== onyx ==
==> flow/design.v <==
module uart_rx
  #(parameter CLKS_PER_BIT = 104)
  (
   input        i_Clock,
   input        i_Rst,
   input        i_Rx_Serial,
   output reg [15:0] o_Rx_Byte,
  output reg square_wave,
  output reg pin1,
  output  reg pin2
  );
  parameter s_IDLE         = 3'b000;
  parameter s_RX_START_BIT = 3'b001;
  parameter s_RX_DATA_BITS = 3'b010;
  parameter s_RX_STOP_BIT  = 3'b011;
  parameter s_CLEANUP      = 3'b100;
  reg  [7:0] data_check;
  reg [7:0] first_8bit;
  reg [7:0] second_8bit;
  reg           r_Rx_Data_R;
  reg           r_Rx_Data;
  reg [15:0]     r_Clock_Count;
  reg [4:0]     r_Bit_Index;  
  reg [15:0]     r_Rx_Byte;
  reg [2:0]     r_SM_Main;
wire [60:0] distZ = 61'hFFFFFFFFFFFFFF;
reg [23:0] counter;
reg toggle;
reg toggle_n;
wire [23:0] store;
wire [15:0] distA;
reg [15:0] distB;
reg stop;
reg [15:0] rpm;
assign distA =40*distZ;
assign store = (rpm == 16'd0) ? 24'hFFFFFF : (18 * 100000)/ rpm;
  always @(posedge i_Clock)
    begin
    if (i_Rst)
    begin
      r_Rx_Data_R <= 1'b1;
      r_Rx_Data   <= 1'b1;
      o_Rx_Byte   <= 16'd0;
      rpm         <= 16'd0;
      counter     <= 24'd0;
      toggle      <= 1'b1;
      distB       <= 16'd0;
      stop        <= 1'b0;
      square_wave <= 1'b1;
      pin1        <= 1'b0;
      pin2        <= 1'b0;
    end
    else
    begin
      r_Rx_Data_R <= i_Rx_Serial;
      r_Rx_Data   <= i_Rx_Serial;
     o_Rx_Byte[15:8] <= second_8bit;
     o_Rx_Byte[7:0] <= first_8bit;
     rpm <= {second_8bit, first_8bit};
toggle_n = toggle;
if (stop==0)
begin
counter <= counter + 1;
if (counter >= store )
begin
toggle_n = ~toggle;
toggle <= toggle_n;
counter<=0;
if (second_8bit[7] == 0)
begin
pin1 <= 0;
pin2 <= 1;
end
else
begin
pin1 <= 1;
pin2 <= 0;
end
if (toggle_n==0)
begin
distB <= distB +1;
end
end
if (distB ==distA)
begin
stop <= 1;
end
else
begin
square_wave <= toggle_n;
end
end
end
end
always @(posedge i_Clock)
begin
    if (i_Rst)
    begin
      r_SM_Main     <= s_IDLE;
      r_Clock_Count <= 16'd0;
      r_Bit_Index   <= 5'd0;
      r_Rx_Byte     <= 16'd0;
      data_check    <= 8'h00;
      first_8bit    <= 8'h00;
      second_8bit   <= 8'h00;
    end
    else
      case (r_SM_Main)
        s_IDLE :
          begin
            r_Clock_Count <= 0;
            r_Bit_Index   <= 0;
            if (r_Rx_Data == 1'b0)           
              r_SM_Main <= s_RX_START_BIT;
            else
              r_SM_Main <= s_IDLE;
          end
        s_RX_START_BIT :
          begin
            if (r_Clock_Count == (CLKS_PER_BIT-1)/2)
              begin
                if (r_Rx_Data == 1'b0)
                  begin
                    r_Clock_Count <= 0;   
                    r_SM_Main     <= s_RX_DATA_BITS;
                  end
                else
                  r_SM_Main <= s_IDLE;
              end
            else
              begin
                r_Clock_Count <= r_Clock_Count + 1;
                r_SM_Main     <= s_RX_START_BIT;
              end
          end  
        s_RX_DATA_BITS :
          begin
            if (r_Clock_Count < CLKS_PER_BIT-1)
              begin
                r_Clock_Count <= r_Clock_Count + 1;
                r_SM_Main     <= s_RX_DATA_BITS;
              end
            else
              begin
                r_Clock_Count          <= 0;
                r_Rx_Byte[r_Bit_Index] <= r_Rx_Data;
                if (r_Bit_Index < 8)
                  begin
                    r_Bit_Index <= r_Bit_Index + 1;
                    r_SM_Main   <= s_RX_DATA_BITS;
                  end
                else
                  begin
						 if (data_check == 8'h01)
						 begin
                   first_8bit <= r_Rx_Byte[7:0];
						 data_check <= 8'h00;
						 end
						 if (data_check == 8'h00)
						 begin
					second_8bit <= r_Rx_Byte[7:0];
						 data_check <= 8'h01;
						 end
                    r_Bit_Index <= 0;
                    r_SM_Main   <= s_RX_STOP_BIT;
                  end
              end
          end  
        s_RX_STOP_BIT :
          begin
            if (r_Clock_Count < CLKS_PER_BIT-1)
              begin
                r_Clock_Count <= r_Clock_Count + 1;
                r_SM_Main     <= s_RX_STOP_BIT;
              end
            else
              begin
                r_Clock_Count <= 0;
                r_SM_Main     <= s_CLEANUP;
              end
          end  
        s_CLEANUP :
          begin
            r_SM_Main <= s_IDLE;
          end
        default :
          r_SM_Main <= s_IDLE;
      endcase
    end
endmodule  
export LEC_CHECK = 0
export CAP_MARGIN = 20
export CORE_MARGIN = 2
export CORE_UTILIZATION = 54
export CTS_CLUSTER_SIZE = 69
export SLEW_MARGIN = 20
create_clock -name core_clock -period 152.0 [get_ports {i_Clock}]
run.sh (not shown) runs the stock make flow with config.mk's settings and CLKGATE_MAP_FILE=.
[inputs] delta vs onyx
- ABC_AREA now 1, previously not set
- CORE_UTILIZATION now 72, was 54
- CTS_CLUSTER_SIZE no longer set, was 69
- the clock period (ns, I/O delays scaled along) now 100.0, was 152.0
## What came out
met2 usage came out higher on delta than on onyx. Looking at worst hold slack, delta sits below onyx. Comparing onyx and delta, the higher count of distinct cell types in the synthesized netlist was measured on onyx. On delta: least setup slack across all paths after layout is 33520 ps lower than what onyx gave. Diff onyx..delta | number of hold violations in the final report | unchanged. Summary of delta over onyx: area of the synthesized netlist per yosys stat saw a decrease; overall routing resource usage saw an increase.
Modified inputs, fjord compared to delta
- changing CORE_MARGIN from 2 to 10
- setting CORE_ASPECT_RATIO to 1.84 for the first time
- removing ABC_AREA (formerly 1)
- changing CORE_UTILIZATION from 72 to 54
Results
- delta → fjord: area share of and-or/or-and cells after synthesis went up 10 points, post-route met1 wirelength went up, net total in the final layout dropped 11%.
- Summary of the comparison: fraction of met1 tracks used by global routing is lower in fjord, relative to delta.
- delta has lower aggregate routed wire length than fjord.
- In the reports for delta and fjord, the smaller wire length of the first global-routing pass belongs to delta.
